== xenon ==
## ALU
module ALU #(parameter w = 8) (
    clk, rst, CE, IN_valid, MODE, CMD, OPA, OPB, Cin,
    ERR, RES, OF, COUT, G, L, E);
    input clk;
    input rst;
    input CE;
    input [1:0] IN_valid;
    input MODE;
    input [3:0] CMD;
    input [w-1:0] OPA;
    input [w-1:0] OPB;
    input Cin;
    output reg ERR;
    output reg OF;
    output reg COUT;
    output reg G;
    output reg L;
    output reg E;
    output reg [2*w:0] RES;
reg [1:0] IN_valid_t;
reg [3:0] CMD_t;
reg MODE_t, Cin_t;
reg [w-1:0] OPA_t, OPB_t;
reg ERR_t, OF_t, COUT_t, G_t, L_t, E_t;
reg [2*w:0] RES_t, RES_m;
reg signed [w-1:0] sOPA, sOPB;
reg signed [2*w:0] sRES;
reg [$clog2(w)-1:0] shift_amount;
always @(posedge clk or posedge rst) begin  
    if(rst) begin
        OPA_t <= 0;
        OPB_t <= 0;
        Cin_t <= 0;
        IN_valid_t <= 0;
        MODE_t <= 0;
        CMD_t <= 0; end
     else if(CE) begin
        OPA_t <= OPA;
        OPB_t <= OPB;
        Cin_t <= Cin;
        IN_valid_t <= IN_valid;
        MODE_t <= MODE;
        CMD_t <= CMD; end   
end
always @(*) begin
    ERR_t = 0;    
    sOPA = 0;
    sOPB = 0;
    sRES = 0;
    shift_amount = 0;
    OF_t = 0;
    COUT_t = 0;
    G_t = 0;
    L_t = 0;
    E_t = 0;
    RES_t = 0;
    if(MODE_t) begin
        case(CMD_t)
            4'b0000: begin 
                        if(IN_valid_t == 2'b11) begin
                            RES_t = OPA_t + OPB_t;
                            COUT_t = RES_t[w]; end
                        else ERR_t = 1; end
            4'b0001: begin 
  ...
export LEC_CHECK = 0
export CAP_MARGIN = 20
export CORE_ASPECT_RATIO = 1.45
export CORE_MARGIN = 2
export CORE_UTILIZATION = 38
export GPL_ROUTABILITY_DRIVEN = 0
export GPL_TIMING_DRIVEN = 1
export HOLD_SLACK_MARGIN = 0.07
export MAX_ROUTING_LAYER = met4
export SLEW_MARGIN = 10
export TNS_END_PERCENT = 10
create_clock -name core_clock -period 5.06 [get_ports {clk}]
run.sh (not shown) runs the stock make flow with config.mk's settings and CLKGATE_MAP_FILE=.
Layout checks on xenon: not met. Flow itself completed; violations: negative setup slack.
Edits applied to the flow inputs when going from xenon to quartz:
Settings: clearing GPL_TIMING_DRIVEN, which used to be 1; clearing CORE_ASPECT_RATIO, which used to be 1.45; clearing GPL_ROUTABILITY_DRIVEN, which used to be 0; clearing HOLD_SLACK_MARGIN, which used to be 0.07; swapping 38 for 39 in CORE_UTILIZATION; swapping 10 for 20 in SLEW_MARGIN; clearing TNS_END_PERCENT, which used to be 10; clearing MAX_ROUTING_LAYER, which used to be met4; swapping 5.06 for 5.79 in the clock period (ns, I/O delays scaled along).
Notes after the runs:
quartz completed every stage of the flow, and the final layout passed the timing, design-rule and antenna checks. Summary of the comparison: number of buffers inserted by post-CTS setup repair is lower in quartz, relative to xenon. Transition time of the tightest slew-check pin in quartz vs xenon: up 0.073 ns. Delta (quartz minus xenon): met2 layer usage reported by global route lower; critical path depth decreased by about 5% relative to the old numbers; cell area saw a decrease; total wirelength of the detailed-routed design fell about 3.4%.
The inputs of fjord differ from those of quartz as listed below.
Settings: swapping 39 for 58 in CORE_UTILIZATION; swapping 5.79 for 4.1 in the clock period (ns, I/O delays scaled along).
[summary]
- | fjord | all stages done | FAIL | negative setup slack |
- quartz has completed all stages; timing, DRC and antenna checks passed.
- Number of buffers and inverters on the critical path (higher): quartz
- Row achievable frequency: fjord higher / quartz lower
- Violation count after the first detailed-route iteration for fjord: about 50% up relative to quartz
Inputs modified between fjord and ember:
Settings: putting SETUP_SLACK_MARGIN at 0.87 where nothing was set; putting PLACE_DENSITY at 0.42 where nothing was set; putting ABC_AREA at 1 where nothing was set; putting CTS_CLUSTER_DIAMETER at 370 where nothing was set; swapping 58 for 72 in CORE_UTILIZATION; swapping 4.1 for 2.96 in the clock period (ns, I/O delays scaled along).
Results
Summary of ember over fjord: full die area moved down, core area moved down, synthesized area moved up, number of placement rows moved down, sequential area share after synthesis moved down. ember never completed, since it errored out during clock tree synthesis (4_1_cts).
Relative to ember, the following input files were edited for willow:
Settings: CTS_CLUSTER_SIZE now 10, previously not set; TNS_END_PERCENT now 5, previously not set.
## What came out
FAIL for each of willow and ember. For willow, the flow was terminated by a tool error in global routing (5_1_grt) and produced no final design. FAIL ember @ clock tree synthesis (4_1_cts): tool exited with error. Going from ember to willow, horizontal die dimension comparable; count of cell types in the netlist comparable; placed cell area now smaller. Per the comparison of willow with ember, number of enable flip-flop cells comparable; cell area after synthesis comparable; number of placed instances, taps included now smaller; routability congestion estimate now smaller. Comparing ember against willow, there is no change at all in post-synthesis cell count. Worst setup slack after placement on willow is ahead of ember. Top-level I/O count: willow vs ember identical.
